## joltage
module joltage #(parameter int LENGTH = 100) (
    input logic clk, rst, start, data_valid,
    input logic [4*LENGTH-1:0] line_flat,
    output logic [15:0] joltage1_out,
    output logic [63:0] joltage2_out,
    output logic done
    );
    logic [3:0] line [0:LENGTH-1];
    genvar k;
    generate
        for (k = 0; k < LENGTH; k++) begin : unflatten
            assign line[k] = line_flat[4*k +: 4];
        end
    endgenerate
    parameter IDLE   = 4'b000_0,
              DATA   = 4'b001_0,
              CALC_1 = 4'b010_0,
              CALC_2 = 4'b011_0,
              SUM    = 4'b100_0,
              DONE   = 4'b101_1;
    logic [3:0] state;
    assign done = state[0];
    logic [3:0] buffer [0:LENGTH-1-2];
    logic [3:0] shift_last;
    assign shift_last = buffer[LENGTH-1-2];
    logic [$clog2(LENGTH)-1:0] counter;
    logic [3:0] p1_curr_jolt [0:1];
    logic p1_jolt_en [0:1];
    always_comb begin : p1_comb 
        p1_jolt_en[0] = shift_last >= p1_curr_jolt[0];
        p1_jolt_en[1] = (p1_curr_jolt[0] >= p1_curr_jolt[1]) && p1_jolt_en[0];
    end
    always_ff @(posedge clk) begin : p1_seq
        if (state == DATA) begin
            p1_curr_jolt[0] <= line[LENGTH-2];
            p1_curr_jolt[1] <= line[LENGTH-1];
        end
        else if (state == CALC_1 || state == CALC_2) begin
            p1_curr_jolt[0] <= p1_jolt_en[0] ? shift_last : p1_curr_jolt[0];
            p1_curr_jolt[1] <= p1_jolt_en[1] ? p1_curr_jolt[0] : p1_curr_jolt[1];
        end
        if (state == IDLE)
            joltage1_out <= 16'd0;
        else if (state == SUM)
            joltage1_out <= joltage1_out + p1_curr_jolt[0] * 4'd10 + p1_curr_jolt[1];
    end
    logic [3:0] p2_curr_jolt [0:11];
    logic p2_jolt_en [0:11];
    always_comb begin : p2_comb
        p2_jolt_en[0] = (shift_last >= p2_curr_jolt[0]);
        for (int z = 1; z < 12; z++) begin
  ...
Size in the first run: about 5,900 cells after synthesis, about 540 flip-flops, about 490 I/O pins, roughly 49,000 um^2 of cells after synthesis.
make LEC_CHECK=0 CAP_MARGIN=20 CORE_MARGIN=2 CORE_UTILIZATION=70 MAX_ROUTING_LAYER=met4 SETUP_SLACK_MARGIN=5.0 SLEW_MARGIN=20 finish   # period 18.0 ns
run.sh (not shown) runs the stock make flow with config.mk's settings and CLKGATE_MAP_FILE=.
The first run failed in clock tree synthesis (4_1_cts), error DPL-0038.
Rerun with:
--- a/flow/config.mk
+++ b/flow/config.mk
@@ -11,3 +11,2 @@
 export MAX_ROUTING_LAYER = met4
-export SETUP_SLACK_MARGIN = 5.0
 export SLEW_MARGIN = 20
==> flow/constraint.sdc (replaced) <==
create_clock -name core_clock -period 23.1 [get_ports {clk}]
set_input_delay 4.6200 -clock core_clock [delete_from_list [all_inputs] [get_ports {clk}]]
set_output_delay 4.6200 -clock core_clock [all_outputs]
set_load 0.01 [all_outputs]
=> This time the run finished but fails on negative setup slack. Synthesized area stays the same. Die size does not change. Synthesized cell count does not change.
Rerun with:
--- a/flow/config.mk
+++ b/flow/config.mk
@@ -9,4 +9,9 @@
 export CORE_MARGIN = 2
-export CORE_UTILIZATION = 70
+export CORE_UTILIZATION = 72
+export CTS_CLUSTER_DIAMETER = 364
+export CTS_CLUSTER_SIZE = 14
 export MAX_ROUTING_LAYER = met4
+export PLACE_DENSITY_LB_ADDON = 0.04
+export SETUP_SLACK_MARGIN = 2.19
 export SLEW_MARGIN = 20
+export TNS_END_PERCENT = 70
==> flow/constraint.sdc (replaced) <==
create_clock -name core_clock -period 7.43 [get_ports {clk}]
set_input_delay 1.4860 -clock core_clock [delete_from_list [all_inputs] [get_ports {clk}]]
set_output_delay 1.4860 -clock core_clock [all_outputs]
set_load 0.01 [all_outputs]
The new run died in detailed placement (3_5_place_dp).
Synthesized area stays the same.
Die size decreases by 2.7%.
Synthesized cell count is unchanged.
Rerun with:
==> flow/config.mk (replaced) <==
export PLATFORM = sky130hd
export DESIGN_NAME = joltage
export DESIGN_NICKNAME = joltage
export VERILOG_FILES = /design/flow/design.v
export SDC_FILE = /design/flow/constraint.sdc
export NUM_CORES = 4
export LEC_CHECK = 0
export CAP_MARGIN = 5
export CORE_MARGIN = 2
export CORE_UTILIZATION = 72
export MAX_ROUTING_LAYER = met4
export PLACE_DENSITY = 0.63
export SLEW_MARGIN = 20
==> flow/constraint.sdc (replaced) <==
create_clock -name core_clock -period 23.1 [get_ports {clk}]
set_input_delay 4.6200 -clock core_clock [delete_from_list [all_inputs] [get_ports {clk}]]
set_output_delay 4.6200 -clock core_clock [all_outputs]
set_load 0.01 [all_outputs]
Effect: With this change the flow aborted during global routing (5_1_grt). Area after synthesis does not change. Synthesized cell count stays the same. Die size is unchanged.
Rerun with:
--- a/flow/config.mk
+++ b/flow/config.mk
@@ -7,7 +7,5 @@
 export LEC_CHECK = 0
-export CAP_MARGIN = 5
+export CAP_MARGIN = 20
 export CORE_MARGIN = 2
-export CORE_UTILIZATION = 72
-export MAX_ROUTING_LAYER = met4
-export PLACE_DENSITY = 0.63
+export CORE_UTILIZATION = 40
 export SLEW_MARGIN = 20
==> flow/constraint.sdc (replaced) <==
create_clock -name core_clock -period 24.1 [get_ports {clk}]
set_input_delay 4.8200 -clock core_clock [delete_from_list [all_inputs] [get_ports {clk}]]
set_output_delay 4.8200 -clock core_clock [all_outputs]
set_load 0.01 [all_outputs]
This time the run produced a clean layout; die area is higher by well over a third; synthesized area is unchanged; synthesized cell count does not change.

* * *

Starting RTL as in the previous note.
Settings: LEC_CHECK=0, CAP_MARGIN=25, CORE_MARGIN=2, CORE_UTILIZATION=20, CTS_CLUSTER_SIZE=62, MIN_ROUTING_LAYER=met2, SETUP_SLACK_MARGIN=-0.07, SLEW_MARGIN=30, TNS_END_PERCENT=60; clock period 13.9 ns.
The first run finished but failed the layout checks on negative setup slack.
Edit:
==> flow/config.mk (replaced) <==
export PLATFORM = sky130hd
export DESIGN_NAME = joltage
export DESIGN_NICKNAME = joltage
export VERILOG_FILES = /design/flow/design.v
export SDC_FILE = /design/flow/constraint.sdc
export NUM_CORES = 4
export LEC_CHECK = 0
export CAP_MARGIN = 20
export CORE_MARGIN = 2
export CORE_UTILIZATION = 62
export SLEW_MARGIN = 20
==> flow/constraint.sdc (replaced) <==
create_clock -name core_clock -period 24.1 [get_ports {clk}]
set_input_delay 4.8200 -clock core_clock [delete_from_list [all_inputs] [get_ports {clk}]]
set_output_delay 4.8200 -clock core_clock [all_outputs]
set_load 0.01 [all_outputs]
Result: With this change the flow produced a clean layout. Flip-flop count stays the same. Cell count falls by 33%. Final area falls by 25%.
Edit:
--- a/flow/config.mk
+++ b/flow/config.mk
@@ -8,4 +8,6 @@
 export CAP_MARGIN = 20
 export CORE_MARGIN = 2
-export CORE_UTILIZATION = 62
+export CORE_UTILIZATION = 72
+export MAX_ROUTING_LAYER = met4
+export PLACE_DENSITY = 0.63
 export SLEW_MARGIN = 20
==> flow/constraint.sdc (replaced) <==
create_clock -name core_clock -period 23.1 [get_ports {clk}]
set_input_delay 4.6200 -clock core_clock [delete_from_list [all_inputs] [get_ports {clk}]]
set_output_delay 4.6200 -clock core_clock [all_outputs]
set_load 0.01 [all_outputs]
Outcome: With this change the flow failed in 5_1_grt. Synthesized cell count is unchanged. Synthesized area stays the same. Die size went down by roughly a tenth.
Edit:
--- a/flow/config.mk
+++ b/flow/config.mk
@@ -6,8 +6,10 @@
 export NUM_CORES = 4
 export LEC_CHECK = 0
+export ABC_AREA = 1
 export CAP_MARGIN = 20
 export CORE_MARGIN = 2
-export CORE_UTILIZATION = 72
+export CORE_UTILIZATION = 70
+export CTS_CLUSTER_DIAMETER = 221
+export CTS_CLUSTER_SIZE = 75
 export MAX_ROUTING_LAYER = met4
-export PLACE_DENSITY = 0.63
 export SLEW_MARGIN = 20
The new run failed in 5_1_grt. Die size went up by 11%. Synthesized cell count rises by 30%. Area after synthesis rose by 8.3%.
Edit:
--- a/flow/config.mk
+++ b/flow/config.mk
@@ -9,7 +9,7 @@
 export CAP_MARGIN = 20
 export CORE_MARGIN = 2
-export CORE_UTILIZATION = 70
-export CTS_CLUSTER_DIAMETER = 221
-export CTS_CLUSTER_SIZE = 75
-export MAX_ROUTING_LAYER = met4
+export CORE_UTILIZATION = 72
+export CTS_CLUSTER_DIAMETER = 395
+export CTS_CLUSTER_SIZE = 100
+export SETUP_SLACK_MARGIN = 1.36
 export SLEW_MARGIN = 20
==> flow/constraint.sdc (replaced) <==
create_clock -name core_clock -period 6.35 [get_ports {clk}]
set_input_delay 1.2700 -clock core_clock [delete_from_list [all_inputs] [get_ports {clk}]]
set_output_delay 1.2700 -clock core_clock [all_outputs]
set_load 0.01 [all_outputs]
After rerunning: With this change the flow died in 3_5_place_dp with DPL-0038. Synthesized area does not change. Die size shrinks by 2.7%. Synthesized cell count does not change.

* * *

== job 101 ==
The RTL this note starts from:
==> flow/design.v <==
module joltage #(parameter int LENGTH = 100) (
    input logic clk, rst, start, data_valid,
    input logic [4*LENGTH-1:0] line_flat,
    output logic [15:0] joltage1_out,
    output logic [63:0] joltage2_out,
    output logic done
    );
    logic [3:0] line [0:LENGTH-1];
    genvar k;
    generate
        for (k = 0; k < LENGTH; k++) begin : unflatten
            assign line[k] = line_flat[4*k +: 4];
        end
    endgenerate
    parameter IDLE   = 4'b000_0,
              DATA   = 4'b001_0,
              CALC_1 = 4'b010_0,
              CALC_2 = 4'b011_0,
              SUM    = 4'b100_0,
              DONE   = 4'b101_1;
    logic [3:0] state;
    assign done = state[0];
    logic [3:0] buffer [0:LENGTH-1-2];
    logic [3:0] shift_last;
    assign shift_last = buffer[LENGTH-1-2];
    logic [$clog2(LENGTH)-1:0] counter;
    logic [3:0] p1_curr_jolt [0:1];
    logic p1_jolt_en [0:1];
    always_comb begin : p1_comb 
        p1_jolt_en[0] = shift_last >= p1_curr_jolt[0];
        p1_jolt_en[1] = (p1_curr_jolt[0] >= p1_curr_jolt[1]) && p1_jolt_en[0];
    end
    always_ff @(posedge clk) begin : p1_seq
        if (state == DATA) begin
            p1_curr_jolt[0] <= line[LENGTH-2];
            p1_curr_jolt[1] <= line[LENGTH-1];
        end
        else if (state == CALC_1 || state == CALC_2) begin
            p1_curr_jolt[0] <= p1_jolt_en[0] ? shift_last : p1_curr_jolt[0];
            p1_curr_jolt[1] <= p1_jolt_en[1] ? p1_curr_jolt[0] : p1_curr_jolt[1];
        end
        if (state == IDLE)
            joltage1_out <= 16'd0;
        else if (state == SUM)
            joltage1_out <= joltage1_out + p1_curr_jolt[0] * 4'd10 + p1_curr_jolt[1];
    end
    logic [3:0] p2_curr_jolt [0:11];
    logic p2_jolt_en [0:11];
    always_comb begin : p2_comb
        p2_jolt_en[0] = (shift_last >= p2_curr_jolt[0]);
        for (int z = 1; z < 12; z++) begin
            p2_jolt_en[z] = (p2_curr_jolt[z-1] >= p2_curr_jolt[z]) && p2_jolt_en[z-1];
        end
    end
    genvar i;
    generate
        for (i = 0; i < 12; i++) begin
            always_ff @(posedge clk) begin : p2_seq
                if (state == DATA) begin
                    p2_curr_jolt[i] <= line[LENGTH-12+i];
                end
                else if (state == CALC_2) begin
                    if (i == 0)
                        p2_curr_jolt[i] <= p2_jolt_en[i] ? shift_last : p2_curr_jolt[i];
                    else
                        p2_curr_jolt[i] <= p2_jolt_en[i] ? p2_curr_jolt[i-1] : p2_curr_jolt[i];
                end
            end
        end
    endgenerate
    logic [39:0] stage1, stage2, stage3, stage4, stage5, stage6;
    logic [39:0] stage7, stage8, stage9, stage10, stage11, stage12;
    always_comb begin : mult_add  
        stage1  = p2_curr_jolt[0];
        stage2  = (stage1  * 10) + p2_curr_jolt[1];
        stage3  = (stage2  * 10) + p2_curr_jolt[2];
        stage4  = (stage3  * 10) + p2_curr_jolt[3];
        stage5  = (stage4  * 10) + p2_curr_jolt[4];
        stage6  = (stage5  * 10) + p2_curr_jolt[5];
        stage7  = (stage6  * 10) + p2_curr_jolt[6];
        stage8  = (stage7  * 10) + p2_curr_jolt[7];
        stage9  = (stage8  * 10) + p2_curr_jolt[8];
        stage10 = (stage9  * 10) + p2_curr_jolt[9];
        stage11 = (stage10 * 10) + p2_curr_jolt[10];
        stage12 = (stage11 * 10) + p2_curr_jolt[11];
    end
    always_ff @(posedge clk) begin : p2_joltage_sum
        if (state == IDLE)
            joltage2_out <= 64'd0;
        else if (state == SUM) begin
            joltage2_out <= joltage2_out + stage12;
        end
    end
    always_ff @(posedge clk) begin : counter_logic
        if (state == DATA)
            counter <= '0;
        else if (state == CALC_1 || state == CALC_2)
            counter <= counter + 1'b1;
    end
    genvar j;
    generate
        for (j = 0; j < LENGTH-2; j++) begin
            always_ff @(posedge clk) begin : shift_reg
                if ((state == DATA) && data_valid) begin
                    buffer[j] <= line[j];
                end
                if (state == CALC_1 || state == CALC_2) begin
                    buffer[j] <= buffer[j-1];
                    if (j == 0)
                        buffer[j] <= 4'd0;
                end
            end
        end
    endgenerate
    always_ff @(posedge clk) begin : state_transitions
        if (rst) begin
            state <= IDLE;
        end
        else begin
            case (state)
                IDLE: state <= start ? DATA : IDLE;
                DATA: state <= data_valid ? CALC_1 : DATA;
                CALC_1: state <= counter == 4'd9 ? CALC_2 : CALC_1;
                CALC_2: state <= counter == LENGTH - 2'd3 ? SUM : CALC_2;
                SUM: state <= DONE;
                DONE: state <= start ? DATA : DONE;
                default : ;
            endcase
        end
    end
endmodule
Settings: LEC_CHECK=0, ABC_AREA=1, CAP_MARGIN=20, CORE_MARGIN=2, CORE_UTILIZATION=72, CTS_CLUSTER_DIAMETER=395, CTS_CLUSTER_SIZE=100, HOLD_SLACK_MARGIN=0.29, SETUP_SLACK_MARGIN=1.86, SLEW_MARGIN=20; clock period 6.35 ns.
Flow for job 101 halted at detailed placement, error code DPL-0038.
The following lists how job 102 was set up differently from job 101:
- CTS_CLUSTER_DIAMETER removed (was 395)
- HOLD_SLACK_MARGIN removed (was 0.29)
- CTS_CLUSTER_SIZE removed (was 100)
- CORE_UTILIZATION changed from 72 to 40
- SETUP_SLACK_MARGIN removed (was 1.86)
- ABC_AREA removed (was 1)
- the clock period (ns, I/O delays scaled along) changed from 6.35 to 25.0
Notes after the runs:
Height of the chip is lower on job 101
The final reports for job 102 and job 101 show adder and majority cell fraction of the synthesized area higher in the former.
Core outline area was higher in job 102 than in job 101.
Per the comparison of job 102 with job 101, proportion of synthesized flip-flops having asynchronous set or reset level; synthesized-area fraction occupied by xor and xnor cells moved up; share of synthesized cell area in and-or and or-and compound cells moved up; fraction of the core area occupied by cells at floorplan moved down; post-synthesis chip area from yosys moved down.
Compared with job 101, synthesized cell count in job 102 decreased by more than 10%.
Job 101 → job 102: die area saw an increase; post-synthesis average cell area up about 20%.
Across job 101 and job 102, a clean result was obtained everywhere but in job 101.
Job 101 never completed, since it errored out during detailed placement.
Setup changes, job 102 to job 103
- CORE_UTILIZATION changed from 40 to 62
- MIN_ROUTING_LAYER newly set to met1
- SETUP_SLACK_MARGIN newly set to -1.38
- CAP_MARGIN changed from 20 to 25
- TNS_END_PERCENT newly set to 25
- the clock period (ns, I/O delays scaled along) changed from 25.0 to 20.8
## What came out
In the metrics for job 103 and job 102, the one carrying the lower met3 usage in global routing is job 102.
Job 103: complete, dirty (setup timing)
Diff job 102 -> job 103: final critical delay including setup and external delays climbed 0.021 ns, half-perimeter wire length after detailed placement climbed 5.3%.
Inputs modified between job 103 and job 104:
- SETUP_SLACK_MARGIN now 1.26, was -1.38
- GPL_TIMING_DRIVEN now 0, previously not set
- ABC_AREA now 1, previously not set
- CORE_UTILIZATION now 20, was 62
- PLACE_DENSITY_LB_ADDON now 0.13, previously not set
- the clock period (ns, I/O delays scaled along) now 13.9, was 20.8
### Flow results
- Of job 103 and job 104, none finishes clean.
- Ran to the end and failed final checks on setup timing: job 103.
- No crash in job 104: every stage finished, but the layout fails its final checks due to setup timing.
- Note that the number of setup violations in the final report recorded for job 103 amounts to 0.69 times the value seen in job 104.
- From job 103 to job 104 the numbers moved as follows: inverter tally of the final layout excluding the clock network shows an increase of 941.
Here is what was changed in the inputs of job 105 compared with job 104.
- CORE_UTILIZATION changed from 20 to 72
- MAX_ROUTING_LAYER newly set to met4
- TNS_END_PERCENT removed (was 25)
- PLACE_DENSITY_LB_ADDON removed (was 0.13)
- CAP_MARGIN changed from 25 to 0
- GPL_TIMING_DRIVEN removed (was 0)
- SETUP_SLACK_MARGIN removed (was 1.26)
- MIN_ROUTING_LAYER removed (was met1)
- ABC_AREA removed (was 1)
- PLACE_DENSITY newly set to 0.63
- the clock period (ns, I/O delays scaled along) changed from 13.9 to 23.1
Notes after the runs:
From job 104 to job 105 the numbers moved as follows: fraction of the mapped netlist area in simple logic gates went down 7.4 points, instance area at placement went down about 15%, number of distinct library cells after synthesis went up 37, die span in y went down 250 µm. Area fraction in full adders, half adders and majority gates up 1.4 points in job 105 wrt job 104. Floorplan die area went down by more than half going from job 104 to job 105. Area figure in the yosys stat output came out lower on job 105 than on job 104. The flow ended early for job 105: it failed with a tool error in global routing. Worst-case setup slack after placement (higher): job 105. Job 105 ended with less area of the core than job 104. On job 105: synthesized cell count is 23% lower than what job 104 gave.
